==> job 7928 <==
==> flow/design.v <==
module fifo #(
    parameter DEPTH = 32,          
    parameter DATA_WIDTH = 8,      
    parameter PTR_SIZE = 5
) (
    input  wire                   clk,
    input  wire                   rst,
    input  wire                   wr_en,
    input  wire                   re_en,
    input  wire [DATA_WIDTH-1:0]  data_in,
    output wire [DATA_WIDTH-1:0]  data_out,
    output wire                   empty,
    output wire                   full
);
    reg [DATA_WIDTH-1:0] memory [0:DEPTH-1];
    reg [PTR_SIZE-1:0] wr_ptr;
    reg [PTR_SIZE-1:0] rd_ptr;
    reg empty_reg;
    reg full_reg;
    integer i;
    wire wr_fire = wr_en && !full_reg;
    wire rd_fire = re_en && !empty_reg;
    wire [PTR_SIZE-1:0] used = wr_ptr - rd_ptr;
    always @ (posedge clk or posedge rst) begin
        if (rst)
            wr_ptr <= 0;
        else if (wr_fire)
            wr_ptr <= wr_ptr + 1;
    end
    always @ (posedge clk or posedge rst) begin
        if (rst)
            empty_reg <= 1;
        else if (wr_fire && !rd_fire)
            empty_reg <= 0;
        else if (rd_fire && !wr_fire && (used == 1))
            empty_reg <= 1;
    end
    always @ (posedge clk or posedge rst) begin
        if (rst)
            full_reg <= 0;
        else if (wr_fire && !rd_fire && (used == DEPTH - 1))
            full_reg <= 1;
        else if (rd_fire && !wr_fire)
            full_reg <= 0;
    end
    always @ (posedge clk or posedge rst) begin
        if (rst)
            rd_ptr <= 0;
        else if (rd_fire)
            rd_ptr <= rd_ptr + 1;
    end
    always @ (posedge clk or posedge rst) begin
        if (rst) begin
            for (i = 0; i < DEPTH; i = i + 1)
                memory[i] <= {DATA_WIDTH{1'b0}};
        end else if (wr_fire)
            memory[wr_ptr[$clog2(DEPTH)-1:0]] <= data_in;
    end
    assign data_out = (empty_reg) ? {DATA_WIDTH{1'bx}} : memory[rd_ptr[$clog2(DEPTH)-1:0]];
    assign empty = empty_reg;
    assign full  = full_reg;
endmodule
module multiplier #(
    parameter DATA_WIDTH    = 8,                   
    parameter PRODUCT_WIDTH = DATA_WIDTH * 2
) (
    input  wire [DATA_WIDTH-1:0] in1,         
    input  wire [DATA_WIDTH-1:0] in2,          
    output wire [PRODUCT_WIDTH-1:0] product 
);
    assign product = in1 * in2;
endmodule
module adder #(
    parameter DATA_WIDTH = 8,              
    parameter SUM_WIDTH  = DATA_WIDTH + 1   
)(
    input  wire [DATA_WIDTH-1:0] in1,        
    input  wire [DATA_WIDTH-1:0] in2,        
    output wire [SUM_WIDTH-1:0] sum          
);
    assign sum = in1 + in2;
endmodule
module component (
    input  wire         clk,
    input  wire         rst,
    input  wire [31:0]  fifo1_data_in,
    input  wire [31:0]  fifo2_data_in,
    input  wire [31:0]  fifo3_data_in,
    input  wire         fifo1_write_en,
    input  wire         fifo2_write_en,
    input  wire         fifo3_write_en,
    input  wire         fifo1_read_en,
    input  wire         fifo2_read_en,
    input  wire         fifo3_read_en,
    output wire [31:0]  result_out,
    output wire         fifo1_empty,
    output wire         fifo2_empty,
    output wire         fifo3_empty,
    output wire         fifo1_full,
    output wire         fifo2_full,
    output wire         fifo3_full
);
    wire [31:0] fifo1_data_out;
    wire [31:0] fifo2_data_out;
    wire [31:0] fifo3_data_out;
    wire [31:0] mult_result;
    fifo #(
        .DEPTH(16),
        .DATA_WIDTH(32),
        .PTR_SIZE(5)
    ) fifo1_inst (
        .clk(clk),
        .rst(rst),
        .wr_en(fifo1_write_en),
        .re_en(fifo1_read_en),
        .data_in(fifo1_data_in),
        .data_out(fifo1_data_out),
        .empty(fifo1_empty),
        .full(fifo1_full)
    );
    fifo #(
        .DEPTH(16),
        .DATA_WIDTH(32),
        .PTR_SIZE(5)
    ) fifo2_inst (
        .clk(clk),
        .rst(rst),
        .wr_en(fifo2_write_en),
        .re_en(fifo2_read_en),
        .data_in(fifo2_data_in),
        .data_out(fifo2_data_out),
        .empty(fifo2_empty),
        .full(fifo2_full)
    );
    fifo #(
        .DEPTH(16),
        .DATA_WIDTH(32),
        .PTR_SIZE(5)
    ) fifo3_inst (
        .clk(clk),
        .rst(rst),
        .wr_en(fifo3_write_en),
        .re_en(fifo3_read_en),
        .data_in(fifo3_data_in),
        .data_out(fifo3_data_out),
        .empty(fifo3_empty),
        .full(fifo3_full)
    );
    multiplier #(
        .DATA_WIDTH(32),
        .PRODUCT_WIDTH(32)
    ) mult_inst (
        .in1(fifo1_data_out),
        .in2(fifo2_data_out),
        .product(mult_result)
    );
    adder #(
        .DATA_WIDTH(32),
        .SUM_WIDTH(32)
    ) adder_inst (
        .in1(mult_result),
        .in2(fifo3_data_out),
        .sum(result_out)
    );
endmodule
==> flow/run.sh <==
#!/bin/bash
# the make line also repeats each setting of config.mk as NAME=value (left out here)
make -C /OpenROAD-flow-scripts/flow DESIGN_CONFIG=/design/flow/config.mk WORK_HOME=/design/flow/orfs CLKGATE_MAP_FILE= finish
==> flow/config.mk <==
export PLATFORM = sky130hd
export DESIGN_NAME = component
export DESIGN_NICKNAME = component
export VERILOG_FILES = /design/flow/design.v
export SDC_FILE = /design/flow/constraint.sdc
export NUM_CORES = 4
export LEC_CHECK = 0
export CAP_MARGIN = 5
export CELL_PAD_IN_SITES_DETAIL_PLACEMENT = 0
export CORE_MARGIN = 2
export CORE_UTILIZATION = 72
export CTS_CLUSTER_SIZE = 52
export GPL_ROUTABILITY_DRIVEN = 1
export HOLD_SLACK_MARGIN = 0.3
export MAX_ROUTING_LAYER = met4
export MIN_ROUTING_LAYER = met1
export PLACE_DENSITY = 0.66
export SETUP_SLACK_MARGIN = 1.9
export SLEW_MARGIN = 30
export TNS_END_PERCENT = 40
==> flow/constraint.sdc <==
create_clock -name core_clock -period 7.09 [get_ports {clk}]
set_input_delay 1.4180 -clock core_clock [delete_from_list [all_inputs] [get_ports {clk}]]
set_output_delay 1.4180 -clock core_clock [all_outputs]
set_load 0.01 [all_outputs]
==> inputs of job 2732, as changes to job 7928 <==
CAP_MARGIN = 20   (was 5)
CELL_PAD_IN_SITES_DETAIL_PLACEMENT = not set   (was 0)
CORE_UTILIZATION = 59   (was 72)
CTS_CLUSTER_SIZE = not set   (was 52)
GPL_ROUTABILITY_DRIVEN = not set   (was 1)
HOLD_SLACK_MARGIN = not set   (was 0.3)
MAX_ROUTING_LAYER = not set   (was met4)
MIN_ROUTING_LAYER = not set   (was met1)
PLACE_DENSITY = not set   (was 0.66)
SETUP_SLACK_MARGIN = not set   (was 1.9)
SLEW_MARGIN = 20   (was 30)
TNS_END_PERCENT = not set   (was 40)
==> flow/constraint.sdc (replaced) <==
create_clock -name core_clock -period 9.75 [get_ports {clk}]
set_input_delay 1.9500 -clock core_clock [delete_from_list [all_inputs] [get_ports {clk}]]
set_output_delay 1.9500 -clock core_clock [all_outputs]
set_load 0.01 [all_outputs]
==> inputs of job 3644, as changes to job 7928 <==
CAP_MARGIN = 20   (was 5)
CORE_MARGIN = 4   (was 2)
HOLD_SLACK_MARGIN = not set   (was 0.3)
PLACE_DENSITY = not set   (was 0.66)
PLACE_DENSITY_LB_ADDON = 0.2   (was not set)
SETUP_SLACK_MARGIN = 0.88   (was 1.9)
TNS_END_PERCENT = not set   (was 40)
==> flow/constraint.sdc (replaced) <==
create_clock -name core_clock -period 12.1 [get_ports {clk}]
set_input_delay 2.4200 -clock core_clock [delete_from_list [all_inputs] [get_ports {clk}]]
set_output_delay 2.4200 -clock core_clock [all_outputs]
set_load 0.01 [all_outputs]
==> summary of the runs <==
Worst setup slack, lowest first: job 7928, job 2732, job 3644. Cell count: job 2732 > job 7928 > job 3644. Register-to-register slack, highest first: job 3644, job 2732, job 7928. Job 7928 finished but failed the layout checks on negative setup slack. Job 2732 completed, yet does not pass: negative setup slack. Job 3644 ran to the end with violations: negative setup slack. Synthesized cell count is the same in job 3644 and job 2732. First-iteration DRC count: job 7928 is larger than job 2732 (about 40%). In flip-flop count, job 2732 and job 3644 do not differ.
